**design.v**
```verilog
`timescale 1ns / 1ps
module decode(instr,opcode,rd_index,rs_index,rt_index,constant,shamt,address);
input [15:0] instr;
output [3:0] opcode;
output [2:0] rd_index,rs_index,rt_index,shamt;
output [5:0] constant;
output [8:0] address;
assign opcode   = instr[15:12];
assign rd_index = instr[11:9];
assign rs_index = instr[8:6];
assign rt_index = instr[5:3];
assign shamt    = instr[2:0];
assign constant = instr[5:0];
assign address  = instr[11:3];
endmodule
`timescale 1ns / 1ps
module control_unit(instr,opcode,rd_index,rs_index,rt_index,shamt,constant,address);
input [15:0] instr;
output  [3:0] opcode;
output  [2:0] rd_index,rs_index,rt_index,shamt;
output [5:0] constant;
output [8:0] address;
decode call(instr,opcode,rd_index,rs_index,rt_index,constant,shamt,address);
endmodule
`timescale 1ns / 1ps
module ALU(clk,reset,op_code,rd,rs,rt,rd_store,shamt,constant,hi,lo);
input clk,reset;
input [3:0] op_code;                   				  
input [15:0]rs,rt;  								        	  
input [15:0]rd_store;                                
input [5:0] constant;										  
input [2:0] shamt;                				        
reg [31:0] TEMP;                                      
wire [15:0] mem_addr;
output reg[15:0] rd;  							            
output reg[15:0] hi,lo;                             
reg [15:0] RAM [0:7];
assign mem_addr = rs + constant;
always @ (*)
	begin
		TEMP = rs * rt;  
		if(op_code== 0)					 
			begin                    
			rd = rs + rt; 
			end
		else if (op_code==1)				 
			begin               
			rd = rs << shamt;
			end
		else if (op_code==2)				 
			begin           
			rd = rs >> shamt; 
			end
		else if (op_code==4) 			 
			begin           
			rd = lo; 
			end
		else if (op_code==5) 			 
			begin           
			rd = hi;   
			end
		else if (op_code==6) 			 
			begin           
			rd = rs | rt; 
			end
		else if (op_code==7) 			 
			begin 
			rd = rs & rt; 
			end
		else if (op_code==8) 			 
			begin 
			rd = rs + constant; 
			end
		else if (op_code==9) 			 
			begin          
			rd = constant; 
			end         
		else if (op_code==10) 			 
			begin             
			rd = (mem_addr < 8) ? RAM [mem_addr[2:0]] : 16'd0;  
			end
		else   							 
			begin 
			rd = 0; 
			end
	end
always @ (posedge clk, posedge reset)
	begin
	if (reset)
		begin
		hi <= 0;
		lo <= 0;
		RAM[0] <= 16'b 0000000000000001;
		RAM[1] <= 16'b 0000000000000101;                      
		RAM[2] <= 16'b 0000000000000000;
		RAM[3] <= 16'b 0000000000000000;
		RAM[4] <= 16'b 0000000000000011;
		RAM[5] <= 16'b 0000000000000001;
		RAM[6] <= 16'b 0000000000000001;
		RAM[7] <= 16'b 0000000000000001;
		end
	else
		begin
		if (op_code == 3)
			begin
			hi <= TEMP[31:16];     			  
			lo <= TEMP[15:0];					 
			end
		if (op_code == 11 && mem_addr < 8)
			RAM[mem_addr[2:0]] <= rd_store;
		end
	end
endmodule
`timescale 1ns / 1ps
module data_path(clk,reset,op_code,rd_index,rs_index,rt_index,shamt,constant,rd_value,rs_value,rt_value,low,high,SR);
input clk,reset;
input [3:0] op_code;
input [2:0] rd_index, rs_index, rt_index, shamt;
input [5:0] constant;
output [15:0] rd_value;
output reg [15:0] rs_value,rt_value;
output [15:0] low,high;
output reg [15:0] SR;	
wire [15:0] hi,lo;
reg [3:0] flags;
reg wr_en;
reg [15:0] regfile[0:7];
always@(*)
	begin
     if (op_code>=0 && op_code<=7)		 
			begin
			rs_value=regfile[rs_index];
			rt_value=regfile[rt_index];
			end
    else if (op_code>=8 && op_code<=11)  
			begin
			rs_value=regfile[rs_index]; 
			rt_value=0;
			end
    else 
			begin 								 
			rs_value=0;
			rt_value=0; 
			end
	end
always @(*)
	begin	
	flags = 4'b0000;
	if(rs_value==rt_value)
			flags[3]=1;                                	    
	else if(rs_value<rt_value)
			flags[2]=1;                           		   	 
	else if(rs_value[15]==1 && rt_value[15]==1)
			flags[0]=1;                          			   
	else if(rs_value[15]==0 && rt_value[15]==0)
			flags[0]=1;                                 	  
	else if(rs_value[15:0] || rt_value[15:0])
			flags[1]=1;                          			  
	end
always @(*)
	begin
	wr_en = !(op_code == 3 || op_code >= 11);
	end
always @(posedge clk, posedge reset)
	begin
	if (reset)
		begin
		regfile[0] <= 7;
		regfile[1] <= 6;
		regfile[2] <= 5;
		regfile[3] <= 4;
		regfile[4] <= 3;
		regfile[5] <= 2;
		regfile[6] <= 1;
		regfile[7] <= 0;
		SR <= 16'b0000000000000000;
		end
	else
		begin
		if (wr_en)
			regfile[rd_index] <= rd_value;
		SR <= {12'b000000000000, flags};
		end
	end
assign low = lo;
assign high = hi;
ALU call(clk,reset,op_code,rd_value,rs_value,rt_value,regfile[rd_index],shamt,constant,hi,lo);
endmodule
`timescale 1ns / 1ps
module processor(clk,reset,instr,PC,opcode,rd_index,rs_index,rt_index,shamt,constant,address,rd_value,rs_value,rt_value,low_out,high_out,SR);
input clk,reset;
input [15:0] instr;							 
reg [7:0] pc;
output [7:0] PC;
output [3:0] opcode;
output [2:0] rd_index, rs_index, rt_index, shamt;
output [5:0] constant;
output [8:0] address;
output [15:0] rd_value,rs_value,rt_value,low_out,high_out,SR;
always @ (posedge clk,posedge reset)
begin
	if(reset==1)
		begin
		pc<=0;
		end
	else if (pc>14)								 
		begin
		pc <= 0;
		end
	else if(opcode>=12 && opcode<=14) 		 
		begin
		pc <= pc + address; 
		end
	else 
		begin
		pc <= pc + 1; 								 
		end
end
assign PC = pc;
wire [3:0] opcode;
wire [2:0] rd_index,rs_index,rt_index,shamt;
wire [5:0] constant;
wire [8:0] address;
control_unit cal1(instr,opcode,rd_index,rs_index,rt_index,shamt,constant,address);
data_path cal2(clk,reset,opcode,rd_index,rs_index,rt_index,shamt,constant,rd_value,rs_value,rt_value,low_out,high_out,SR);
endmodule 
```
**run.sh**
```bash
#!/bin/bash
# the make line also repeats each setting of config.mk as NAME=value (left out here)
make -C /OpenROAD-flow-scripts/flow DESIGN_CONFIG=/design/flow/config.mk WORK_HOME=/design/flow/orfs CLKGATE_MAP_FILE= finish
```
**config.mk**
```make
export PLATFORM = sky130hd
export DESIGN_NAME = processor
export DESIGN_NICKNAME = processor
export VERILOG_FILES = /design/flow/design.v
export SDC_FILE = /design/flow/constraint.sdc
export NUM_CORES = 4
export LEC_CHECK = 0
export CAP_MARGIN = 20
export CORE_MARGIN = 2
export CORE_UTILIZATION = 55
export CTS_CLUSTER_SIZE = 72
export SLEW_MARGIN = 20
```
**constraint.sdc**
```tcl
create_clock -name core_clock -period 6.97 [get_ports {clk}]
set_input_delay 1.3940 -clock core_clock [delete_from_list [all_inputs] [get_ports {clk}]]
set_output_delay 1.3940 -clock core_clock [all_outputs]
set_load 0.01 [all_outputs]
```
==> flow_metrics.tcl, run 1 <==
# metrics dict for downstream scripts
set metrics [dict create \
    ys_sh_mux_pct 17.3 \
    clk_path_buf_depth 3 \
    slowest_stage "fa_1" \
    powerClk_w 0.00190 \
    crit_fanout 6 \
    die_area_mm2 0.0534 \
    yosys_warnings 6 \
    synth_seq_share_pct 26.6 \
    synth.cell_area_mm2 0.0284 \
    grt_max_degree 184 \
    clkTransAtPathRegs_ns 0.06 \
    layout.nets 3966 \
    required_ns 7.45 \
    ctsHoldBuffers 0 \
    p_total_w 0.00883 \
    p_clk_share_pct 21.5 \
    p_sw_w 0.00364 \
    crit_type "input port to flop" \
    ys_sh_xor_pct 1.76 \
    so.violations "negative setup slack" \
    synth-simple-area-share_pct 12.1 \
    path_depth 29 \
    hold_class "flop to flop" \
    io-pin-count 153 \
    row_count 83 \
    cap_violations 0 \
    max_stage_delay_ns 0.56 \
    cp-endpoint "cal2.call.hi[14]$_DFFE_PP0N_" \
    worstRegToRegCells 26 \
    wirelength_met1_um 43600 \
    finalSetupViolCount 33 \
    combPwrFrac_pct 51.9 \
    hold_path_end "cal2.call.RAM[2][0]$_DFFE_PP0P_" \
    clock_sinks 300 \
    swShare_pct 41.2 \
    topCellsByArea "dfrtp_1 25%, fa_1 14%, mux2_2 11%" \
    drt_iter0_markers 2946 \
    ys_top_cells_by_count "295 x nand2_1, 282 x mux2_2, 280 x dfrtp_1, 270 x nor2_1, 260 x inv_1" \
    critPathArrivalTime_ns 8.18 \
    gp_congestion 1.04 \
    syn-mean-instance-area_um2 9.55 \
    clk-insertion-delay-late_ns 0.60 \
    gr-total-overflow 0 \
    irDropWorstVdd_mv 0.247 \
    holdPathStages 1 \
    die_x_um 231 \
    sequentialPowerShare_pct 26.6 \
    p_seq_w 0.00235 \
    hold_path.startpoint "cal2.call.RAM[2][0]$_DFFE_PP0P_" \
    fillers 3583 \
    worst_slack_ns -0.736 \
    intPower_w 0.00519 \
    max_freq_ghz 0.130 \
    wl_met3_um 12100 \
    async_flop_share_pct 100 \
    r2r_start "cal2.regfile[0][9]$_DFFE_PP0P_" \
    ys_cells 2970 \
    first_pass_iters 5 \
    tightestPinTransition_ns 1.18 \
    cp-start-kind "input port" \
    tns_ns -12.80 \
    top_cell "nand2_1" \
    status "complete, but fails checks" \
    wl_met2_um 53100 \
    grt_use_total_pct 43.9 \
    cp.buffers_inverters 7 \
    slew_viol_final 0 \
    edf_count 0 \
    viasPerCell 6.38 \
    antenna_found_initial 1 \
    io_buffers 140 \
    drc_errors 0 \
    slew_headroom_pct 19.0 \
    pre_cts_slack_ns -1.83 \
    yosys.area_share.aoi_pct 13.6 \
    cts_root_buffer "clkbuf_16" \
    crit_path_end_kind "flop" \
    yosys_most_used_dff "dfrtp_1" \
    ys_area_mm2 0.0284 \
    hpwlAfterDp_um 88400 \
    rsz0062_at_grt "true" \
    htree_num_levels 2 \
    power_leader "combinational cells" \
    comb_power_w 0.00459 \
    crit_start "instr[6]" \
    cts_tree "built" \
    synth.logic.top_family "adder cells" \
    critPathTopFamily "adder cells" \
    final_util_pct 74.8 \
    leakage_nw 17.2 \
    layout_min_cycle_time_ns 7.71 \
    rrSetupSlack_ns -0.15 \
    dieHeight_um 231 \
    finalHoldViolations 0 \
    grt_pass1_wl_um 175000 \
    synthAdderAreaFrac_pct 21.2 \
    synth_cell_types 92 \
    initCoreUtil_pct 55.5 \
    fin_crit_sh_pct 111 \
    placed_cell_area_mm2 0.0344 \
    tool_warnings 68 \
    routed_wl_um 118000 \
    ys.flops 300 \
    yosysTopAreaCellShare_pct 24.7 \
    cts_buffers 35 \
    grt_pass1_vias 28100 \
    power.density_mw_per_mm2 231 \
    final_cell_area_mm2 0.0382 \
    vias 27400 \
    synthCells 2970 \
    diodes 0 \
    top_layer "met4" \
    top_area_cell "dfrtp_1" \
    wl_per_cell_um 27.6 \
    detail-route-antenna-nets 0 \
    skew_ns 0.0358 \
    coreArea_mm2 0.0511 \
    r2r_end "cal2.call.hi[14]$_DFFE_PP0N_" \
    area_growth_pct 34.8 \
]
## per-layer routing
layer | vias to the layer above | track usage (%)
met4 | 0 | 29.5
met2 | 1756 | 69.4
met5 | - | 0
met3 | 541 | 9.15
met1 | 13600 | 54.5
li1 | 11500 | -
## metrics by stage
step / hold slack (ns) / instances
floorplan: 0.453 / 2981
global placement: 0.463 / 4116
detailed placement: 0.487 / 4117
CTS: 0.500 / 4261
global route: 0.503 / 4292
finish: 0.498 / 4292
## area by class of cell
| class | count | area (um^2) | area share, % |
|---|---|---|---|
| Tap cell | 680 | 851 | 2.23 |
| Timing Repair Buffer | 787 | 7190 | 18.8 |
| Multi-Input combinational cell | 2187 | 20400 | 53.4 |
| Inverter | 274 | 1100 | 2.87 |
| Sequential cell | 300 | 7530 | 19.7 |
| Clock buffer | 52 | 1000 | 2.62 |
| Clock inverter | 12 | 156 | 0.409 |
## timing repair
action / 4_1_cts / 5_1_grt
endpoints found under the setup margin: 38 / 35
pin swaps: 101 / 89
cloned: 4 / 1
buffers inserted: 78 / 42
resized: 374 / 111
==> run 2, diff against run 1 <==
- CELL_PAD_IN_SITES_DETAIL_PLACEMENT: not set -> 2
- CORE_MARGIN: 2 -> 4
- CORE_UTILIZATION: 55 -> 57
- CTS_CLUSTER_SIZE: 72 -> 32
- GPL_ROUTABILITY_DRIVEN: not set -> 1
- PLACE_DENSITY_LB_ADDON: not set -> 0.06
- TNS_END_PERCENT: not set -> 85
- clock period: 6.97 -> 7.56 ns (I/O delays scaled with it)
==> flow_metrics.tcl, run 2 <==
# collected from the flow reports
set metrics [dict create \
    synth_cell_types 92 \
    ys.flops 300 \
    error "Error: detail_place.tcl, 38 bad optional access" \
    yosys_most_used_dff "dfrtp_1" \
    ys_sh_mux_pct 17.3 \
    gp_congestion 1.05 \
    edf_count 0 \
    initCoreUtil_pct 57.8 \
    coreArea_mm2 0.0491 \
    synthCells 2970 \
    yosys.area_share.aoi_pct 13.6 \
    synth_seq_share_pct 26.6 \
    ys_sh_xor_pct 1.76 \
    status "aborted with a tool error" \
    row_count 81 \
    die_area_mm2 0.0534 \
    yosysTopAreaCellShare_pct 24.7 \
    synth.logic.top_family "adder cells" \
    die_x_um 231 \
    ys_top_cells_by_count "295 x nand2_1, 282 x mux2_2, 280 x dfrtp_1, 270 x nor2_1, 260 x inv_1" \
    top_cell "nand2_1" \
    haltStage "detailed placement" \
    synthAdderAreaFrac_pct 21.2 \
    ys_cells 2970 \
    synth-simple-area-share_pct 12.1 \
    top_area_cell "dfrtp_1" \
    io-pin-count 153 \
    synth.cell_area_mm2 0.0284 \
    io_buffers 140 \
    ys_area_mm2 0.0284 \
    dieHeight_um 231 \
    async_flop_share_pct 100 \
    syn-mean-instance-area_um2 9.55 \
    topCellsByArea "dfrtp_1 25%, fa_1 14%, mux2_2 11%" \
    yosys_warnings 6 \
]
[run 2: through the flow]
| step | instances | setup TNS (ns) | area [um^2] | setup slack, ns |
|---|---|---|---|---|
| floorplan | 2981 | -29.58 | 28400 | -1.92 |
| global placement | 4070 | -36.72 | 33800 | -1.37 |
==> run 3, diff against run 2 <==
- ABC_AREA: not set -> 0
- CELL_PAD_IN_SITES_DETAIL_PLACEMENT: 2 -> 1
- CELL_PAD_IN_SITES_GLOBAL_PLACEMENT: not set -> 1
- CORE_MARGIN: 4 -> 8
- CORE_UTILIZATION: 57 -> 48
- CTS_CLUSTER_DIAMETER: not set -> 168
- CTS_CLUSTER_SIZE: 32 -> 53
- GPL_TIMING_DRIVEN: not set -> 0
- MAX_ROUTING_LAYER: not set -> met5
- MIN_ROUTING_LAYER: not set -> met2
- PLACE_DENSITY_LB_ADDON: 0.06 -> 0.01
- SETUP_SLACK_MARGIN: not set -> 0.17
- SLEW_MARGIN: 20 -> 10
- TNS_END_PERCENT: 85 -> not set
- clock period: 7.56 -> 7.98 ns (I/O delays scaled with it)
==> flow_metrics.tcl, run 3 <==
# collected from the flow reports
set metrics [dict create \
    ys.flops 300 \
    gp_congestion 1.16 \
    initCoreUtil_pct 48.3 \
    synthCells 2970 \
    synth_cell_types 92 \
    synth.cell_area_mm2 0.0284 \
    cts_buffers 10 \
    yosysTopAreaCellShare_pct 24.7 \
    ys_top_cells_by_count "295 x nand2_1, 282 x mux2_2, 280 x dfrtp_1, 270 x nor2_1, 260 x inv_1" \
    ys_cells 2970 \
    hpwlAfterDp_um 108000 \
    cts_root_buffer "clkbuf_16" \
    die_area_mm2 0.0671 \
    clk_path_buf_depth 3 \
    synth.logic.top_family "adder cells" \
    ys_sh_mux_pct 17.3 \
    syn-mean-instance-area_um2 9.55 \
    htree_num_levels 1 \
    haltStage "global routing" \
    ys_sh_xor_pct 1.76 \
    yosys_most_used_dff "dfrtp_1" \
    topCellsByArea "dfrtp_1 25%, fa_1 14%, mux2_2 11%" \
    dieHeight_um 259 \
    async_flop_share_pct 100 \
    die_x_um 259 \
    coreArea_mm2 0.0587 \
    top_cell "nand2_1" \
    status "aborted with a tool error" \
    io-pin-count 153 \
    top_area_cell "dfrtp_1" \
    yosys.area_share.aoi_pct 13.6 \
    row_count 89 \
    io_buffers 137 \
    synth_seq_share_pct 26.6 \
    yosys_warnings 6 \
    error "[ERROR DRT-9419] Inst cal2.call.lo\\[2\\]$_DFFE_PP0N_ not found in insts_set_" \
    synth-simple-area-share_pct 12.1 \
    synthAdderAreaFrac_pct 21.2 \
    edf_count 0 \
    ys_area_mm2 0.0284 \
    clock_sinks 300 \
]
run 3: what timing repair did:
action,4_1_cts
setup buffers,165
endpoints found under the setup margin,298
gates cloned,5
hold buffers,0
gates resized,570
pin swaps,114
run 3: stage by stage:
stage	setup slack, ns	cells	util [%]	cell area, um^2	total power [W]
2_1_floorplan	-0.0337	2981	-	29000	0.00384
4_1_cts	-0.481	4099	60.1	35200	0.00661
3_5_place_dp	-3.69	3913	53.9	31600	0.00531
3_3_place_gp	-4.41	3891	53.3	31300	0.00512
==> run 4, diff against run 3 <==
- ABC_AREA: 0 -> not set
- CELL_PAD_IN_SITES_DETAIL_PLACEMENT: 1 -> not set
- CELL_PAD_IN_SITES_GLOBAL_PLACEMENT: 1 -> not set
- CORE_MARGIN: 8 -> 2
- CORE_UTILIZATION: 48 -> 40
- CTS_CLUSTER_DIAMETER: 168 -> not set
- CTS_CLUSTER_SIZE: 53 -> not set
- GPL_ROUTABILITY_DRIVEN: 1 -> not set
- GPL_TIMING_DRIVEN: 0 -> not set
- MAX_ROUTING_LAYER: met5 -> not set
- MIN_ROUTING_LAYER: met2 -> not set
- PLACE_DENSITY_LB_ADDON: 0.01 -> not set
- SETUP_SLACK_MARGIN: 0.17 -> not set
- SLEW_MARGIN: 10 -> 20
- clock period: 7.98 -> 7.5 ns (I/O delays scaled with it)
==> flow_metrics.tcl, run 4 <==
# metrics dict for downstream scripts
set metrics [dict create \
    drt_iter0_markers 2683 \
    area_growth_pct 37.0 \
    cp.buffers_inverters 9 \
    clk_path_buf_depth 3 \
    slowest_stage "fa_2" \
    crit_fanout 6 \
    tool_warnings 66 \
    cts_tree "built" \
    fin_crit_sh_pct 104 \
    die_area_mm2 0.0730 \
    combPwrFrac_pct 50.7 \
    viasPerCell 5.85 \
    cap_violations 0 \
    path_depth 30 \
    p_clk_share_pct 23.5 \
    cp-start-kind "input port" \
    antenna_found_initial 2 \
    slew_viol_final 0 \
    power_leader "combinational cells" \
    edf_count 0 \
    clkTransAtPathRegs_ns 0.06 \
    ys_sh_xor_pct 1.76 \
    max_freq_ghz 0.129 \
    leakage_nw 17.5 \
    initCoreUtil_pct 40.4 \
    yosys.area_share.aoi_pct 13.6 \
    grt_pass1_vias 27200 \
    so.violations "negative setup slack" \
    place_inst 4393 \
    crit_type "input port to flop" \
    finalSetupViolCount 14 \
    grt_use_total_pct 33.5 \
    clock_sinks 300 \
    ys_area_mm2 0.0284 \
    yosys_warnings 6 \
    syn-mean-instance-area_um2 9.55 \
    r2r_start "cal2.regfile[1][9]$_DFFE_PP0P_" \
    sequentialPowerShare_pct 25.8 \
    io-pin-count 153 \
    max_stage_delay_ns 0.58 \
    rrSetupSlack_ns 0.40 \
    power.density_mw_per_mm2 220 \
    intPower_w 0.00506 \
    htree_num_levels 2 \
    layout_min_cycle_time_ns 7.77 \
    vias 26800 \
    cp-endpoint "cal2.call.hi[12]$_DFFE_PP0N_" \
    rsz0062_at_grt "true" \
    row_count 97 \
    ys_top_cells_by_count "295 x nand2_1, 282 x mux2_2, 280 x dfrtp_1, 270 x nor2_1, 260 x inv_1" \
    detail-route-antenna-nets 0 \
    pre_cts_slack_ns -1.25 \
    cts_buffers 38 \
    irDropWorstVdd_mv 0.185 \
    top_cell "nand2_1" \
    gp_congestion 1.03 \
    synthAdderAreaFrac_pct 21.2 \
    top_area_cell "dfrtp_1" \
    io_buffers 140 \
    ctsHoldBuffers 0 \
    crit_start "instr[6]" \
    comb_power_w 0.00433 \
    grt_max_degree 152 \
    ys.flops 300 \
    synth_seq_share_pct 26.6 \
    first_pass_iters 6 \
    tns_ns -1.50 \
    p_sw_w 0.00347 \
    worst_slack_ns -0.275 \
    gr-total-overflow 0 \
    fillers 6258 \
    worstRegToRegCells 25 \
    final_util_pct 55.4 \
    status "complete, but fails checks" \
    crit_path_end_kind "flop" \
    drc_errors 0 \
    finalHoldViolations 0 \
    slew_headroom_pct 25.3 \
    dieHeight_um 270 \
    skew_ns 0.0300 \
    synthCells 2970 \
    grt_pass1_wl_um 183000 \
    synth.cell_area_mm2 0.0284 \
    tightestPinTransition_ns 1.11 \
    r2r_end "cal2.call.hi[12]$_DFFE_PP0N_" \
    routed_wl_um 125000 \
    yosys_most_used_dff "dfrtp_1" \
    critPathTopFamily "adder cells" \
    p_seq_w 0.00220 \
    wl_per_cell_um 27.2 \
    hpwlAfterDp_um 95500 \
    diodes 0 \
    yosysTopAreaCellShare_pct 24.7 \
    async_flop_share_pct 100 \
    hold_path.startpoint "cal2.call.RAM[7][15]$_DFFE_PP0P_" \
    critPathArrivalTime_ns 8.24 \
    holdWs_ns 0.500 \
    topCellsByArea "dfrtp_1 25%, fa_1 14%, mux2_2 11%" \
    synth-simple-area-share_pct 12.1 \
    cts_root_buffer "clkbuf_16" \
    required_ns 7.96 \
    layout.nets 4000 \
    powerClk_w 0.00200 \
    swShare_pct 40.7 \
    hold_class "flop to flop" \
    hold_path_end "cal2.call.RAM[7][15]$_DFFE_PP0P_" \
    coreArea_mm2 0.0701 \
    instances_no_fill 4588 \
    clk-insertion-delay-late_ns 0.61 \
    holdPathStages 1 \
    ys_cells 2970 \
    synth_cell_types 92 \
    ys_sh_mux_pct 17.3 \
    synth.logic.top_family "adder cells" \
    die_x_um 270 \
]
## run 4: timing repair
| item | in CTS | in global routing |
|---|---|---|
| pin swaps | 101 | 88 |
| setup endpoints to repair | 33 | 33 |
| endpoints found under the hold margin | 0 | 0 |
| gates resized | 278 | 170 |
| buffers inserted | 72 | 50 |
| gates cloned | 3 | 6 |
## run 4: metrics by stage
step	total power [W]	cell area (um^2)
floorplan	0.00409	29000
detailed placement	0.00606	34900
finish	0.00853	38800
global route	0.00893	38800
global placement	0.00601	34900
CTS	0.00832	37700
## run 4: final cells by class
cell class              count  area, um^2  share of cell area (%)
multi-input cells        2187       20200                    52.1
clock buffers              55        1080                    2.79
well taps                 940        1180                    3.03
flip-flops and latches    300        7530                    19.4
repair buffers            818        7490                    19.3
clock inverters            14         260                   0.670
inverters                 274        1070                    2.77
## run 4: routing by layer
layer | global-route usage (%) | up-vias | routed length, um
met5 | 0 | - | 10
met4 | 14.0 | 2 | 6530
met3 | 5.17 | 316 | 9830
met2 | 52.8 | 1305 | 56000
met1 | 45.9 | 13600 | 52600
li1 | - | 11600 | -
==> run 5, diff against run 4 <==
- CORE_UTILIZATION: 40 -> 43
- clock period: 7.5 -> 6.62 ns (I/O delays scaled with it)
==> flow_metrics.tcl, run 5 <==
# metrics dict for downstream scripts
set metrics [dict create \
    status "complete, but fails checks" \
    so.violations "negative setup slack" \
    detail-route-antenna-nets 0 \
    power_leader "combinational cells" \
    max_stage_delay_ns 0.56 \
    routed_wl_um 125000 \
    holdPathStages 1 \
    sequentialPowerShare_pct 25.5 \
    rsz0062_at_grt "true" \
    clock_sinks 300 \
    holdWs_ns 0.483 \
    cts_tree "built" \
    slowest_stage "fa_2" \
    r2r_end "cal2.call.hi[12]$_DFFE_PP0N_" \
    die_x_um 261 \
    leakage_nw 17.7 \
    synth-simple-area-share_pct 12.1 \
    async_flop_share_pct 100 \
    slew_viol_final 0 \
    grt_pass1_vias 28000 \
    hold_path_end "cal2.call.RAM[7][15]$_DFFE_PP0P_" \
    wl_per_cell_um 27.3 \
    logic_area_mm2 0.0204 \
    edf_count 0 \
    vias 27100 \
    path_depth 27 \
    yosys.area_share.aoi_pct 13.6 \
    combPwrFrac_pct 53.4 \
    crit_path_end_kind "flop" \
    max_freq_ghz 0.133 \
    finalHoldViolations 0 \
    layout_min_cycle_time_ns 7.51 \
    ys_sh_mux_pct 17.3 \
    die_area_mm2 0.0680 \
    gp_congestion 1.03 \
    cp-start-kind "input port" \
    synth.cell_area_mm2 0.0284 \
    hold_class "flop to flop" \
    hold_path.startpoint "cal2.call.RAM[7][15]$_DFFE_PP0P_" \
    p_clk_share_pct 21.1 \
    swShare_pct 41.4 \
    io_buffers 140 \
    crit_start "instr[8]" \
    p_seq_w 0.00243 \
    cts_root_buffer "clkbuf_16" \
    syn-mean-instance-area_um2 9.55 \
    required_ns 7.06 \
    irDropWorstVdd_mv 0.230 \
    diodes 0 \
    coreArea_mm2 0.0655 \
    synth_cell_types 92 \
    tightestPinTransition_ns 1.15 \
    dieHeight_um 261 \
    ys_sh_xor_pct 1.76 \
    hpwlAfterDp_um 95000 \
    area_growth_pct 38.4 \
    fin_crit_sh_pct 114 \
    viasPerCell 5.94 \
    skew_ns 0.0472 \
    cp.buffers_inverters 6 \
    row_count 94 \
    fillers 5546 \
    top_cell "nand2_1" \
    grt_use_total_pct 36.8 \
    ys.flops 300 \
    slew_headroom_pct 22.8 \
    ys_top_cells_by_count "295 x nand2_1, 282 x mux2_2, 280 x dfrtp_1, 270 x nor2_1, 260 x inv_1" \
    cts_buffers 37 \
    r2r_start "cal2.regfile[7][9]$_DFFE_PP0P_" \
    clk-insertion-delay-late_ns 0.60 \
    clkTransAtPathRegs_ns 0.06 \
    yosys_warnings 6 \
    worst_slack_ns -0.895 \
    top_area_cell "dfrtp_1" \
    gr-total-overflow 0 \
    synthCells 2970 \
    tns_ns -20.75 \
    finalSetupViolCount 35 \
    yosys_most_used_dff "dfrtp_1" \
    clk_path_buf_depth 3 \
    yosysTopAreaCellShare_pct 24.7 \
    critPathArrivalTime_ns 7.95 \
    p_total_w 0.00952 \
    ys_area_mm2 0.0284 \
    critPathTopFamily "adder cells" \
    drc_errors 0 \
    io-pin-count 153 \
    intPower_w 0.00558 \
    layout.nets 4059 \
    cap_violations 0 \
    initCoreUtil_pct 43.3 \
    power.density_mw_per_mm2 243 \
    synth.logic.top_family "adder cells" \
    grt_pass1_wl_um 185000 \
    powerClk_w 0.00200 \
    htree_num_levels 2 \
    grt_max_degree 169 \
    rrSetupSlack_ns -0.33 \
    synthAdderAreaFrac_pct 21.2 \
    tool_warnings 66 \
    comb_power_w 0.00508 \
    crit_fanout 7 \
    cp-endpoint "cal2.call.hi[12]$_DFFE_PP0N_" \
    flop_area_mm2 0.00753 \
    worstRegToRegCells 25 \
    p_sw_w 0.00394 \
    synth_seq_share_pct 26.6 \
    crit_type "input port to flop" \
    ys_cells 2970 \
    first_pass_iters 5 \
    topCellsByArea "dfrtp_1 25%, fa_1 14%, mux2_2 11%" \
    antenna_found_initial 3 \
    drt_iter0_markers 2703 \
]
==> run 5: through the flow <==
step	setup WS (ns)	cells	instance area [um^2]	utilization [%]
after global routing	-1.07	4570	39200	59.9
final	-0.895	4570	39200	59.9
after global placement	-2.13	4386	35400	54.1
after detailed placement	-2.26	4386	35400	54.1
after floorplan	-1.12	2981	29200	-
after CTS	-0.856	4522	38200	58.4
==> run 5: per-layer routing <==
layer  global-route usage [%]  vias to the layer above  wire (um)
met1                     50.0                    13800      51700
met5                        0                        -          0
met3                     8.27                      329      11600
met4                     16.1                        0       6700
li1                         -                    11700          -
met2                     56.2                     1321      54900
==> run 5: final cells by class <==
type | count | area share (%)
multi-input cells | 2188 | 51.9
repair buffers | 877 | 20.4
flip-flops and latches | 300 | 19.2
inverters | 274 | 2.76
well taps | 864 | 2.76
clock buffers | 52 | 2.63
clock inverters | 15 | 0.373
==> run 5: timing repair <==
item / CTS / global route
gates cloned: 5 / 3
pin swaps: 76 / 93
setup buffers: 67 / 47
resized: 296 / 138
endpoints found under the setup margin: 104 / 38
hold buffers: 0 / 0
==> run 6, diff against run 5 <==
- CAP_MARGIN: 20 -> 5
- CELL_PAD_IN_SITES_DETAIL_PLACEMENT: not set -> 1
- CELL_PAD_IN_SITES_GLOBAL_PLACEMENT: not set -> 0
- CORE_ASPECT_RATIO: not set -> 1.45
- CORE_UTILIZATION: 43 -> 31
- GPL_ROUTABILITY_DRIVEN: not set -> 0
- MAX_ROUTING_LAYER: not set -> met4
- MIN_ROUTING_LAYER: not set -> met2
- PLACE_DENSITY: not set -> 0.63
- SETUP_SLACK_MARGIN: not set -> 1.01
- TNS_END_PERCENT: not set -> 75
- clock period: 6.62 -> 5.55 ns (I/O delays scaled with it)
==> flow_metrics.tcl, run 6 <==
# collected from the flow reports
set metrics [dict create \
    status "aborted with a tool error" \
    haltStage "global routing" \
    error "[ERROR GRT-0116] Global routing finished with congestion. Check the congestion regions in the DRC Viewer." \
    synthCells 2970 \
    io_buffers 140 \
    edf_count 0 \
    topCellsByArea "dfrtp_1 25%, fa_1 14%, mux2_2 11%" \
    top_area_cell "dfrtp_1" \
    yosys_warnings 6 \
    pre_cts_slack_ns -3.00 \
    placed_cell_area_mm2 0.0372 \
    grt_use_total_pct 67.3 \
    synth_seq_share_pct 26.6 \
    clock_sinks 300 \
    ys_top_cells_by_count "295 x nand2_1, 282 x mux2_2, 280 x dfrtp_1, 270 x nor2_1, 260 x inv_1" \
    gr-total-overflow 553 \
    yosys_most_used_dff "dfrtp_1" \
    ys_area_mm2 0.0284 \
    ys_cells 2970 \
    synth.cell_area_mm2 0.0284 \
    clk_path_buf_depth 3 \
    hpwlAfterDp_um 107000 \
    synth_cell_types 92 \
    async_flop_share_pct 100 \
    syn-mean-instance-area_um2 9.55 \
    htree_num_levels 1 \
    synth-simple-area-share_pct 12.1 \
    cts_buffers 31 \
    cts_root_buffer "clkbuf_16" \
    ctsHoldBuffers 0 \
    synth.logic.top_family "adder cells" \
    ys.flops 300 \
    initCoreUtil_pct 31.3 \
    coreArea_mm2 0.0907 \
    place_inst 4820 \
    ys_sh_mux_pct 17.3 \
    ys_sh_xor_pct 1.76 \
    top_cell "nand2_1" \
    die_area_mm2 0.0939 \
    io-pin-count 153 \
    yosysTopAreaCellShare_pct 24.7 \
    row_count 133 \
    yosys.area_share.aoi_pct 13.6 \
    synthAdderAreaFrac_pct 21.2 \
    die_x_um 255 \
    dieHeight_um 368 \
]
## run 6: what timing repair did
item / 4_1_cts
pin swaps: 128
endpoints found under the setup margin: 322
setup buffers: 88
gates resized: 365
cloned: 5
## run 6: routing by layer
metal	track usage [%]	overflow
met2	71.4	136
met3	71.3	325
met5	-	-
met1	-	-
met4	51.9	92
## run 6: stage by stage
stage | total power, W | utilization [%]
2_1_floorplan | 0.00564 | -
3_3_place_gp | 0.00846 | 41.0
3_5_place_dp | 0.00868 | 41.0
4_1_cts | 0.0113 | 44.4
No activity file was given, so power comes from the tool's default toggle rates.
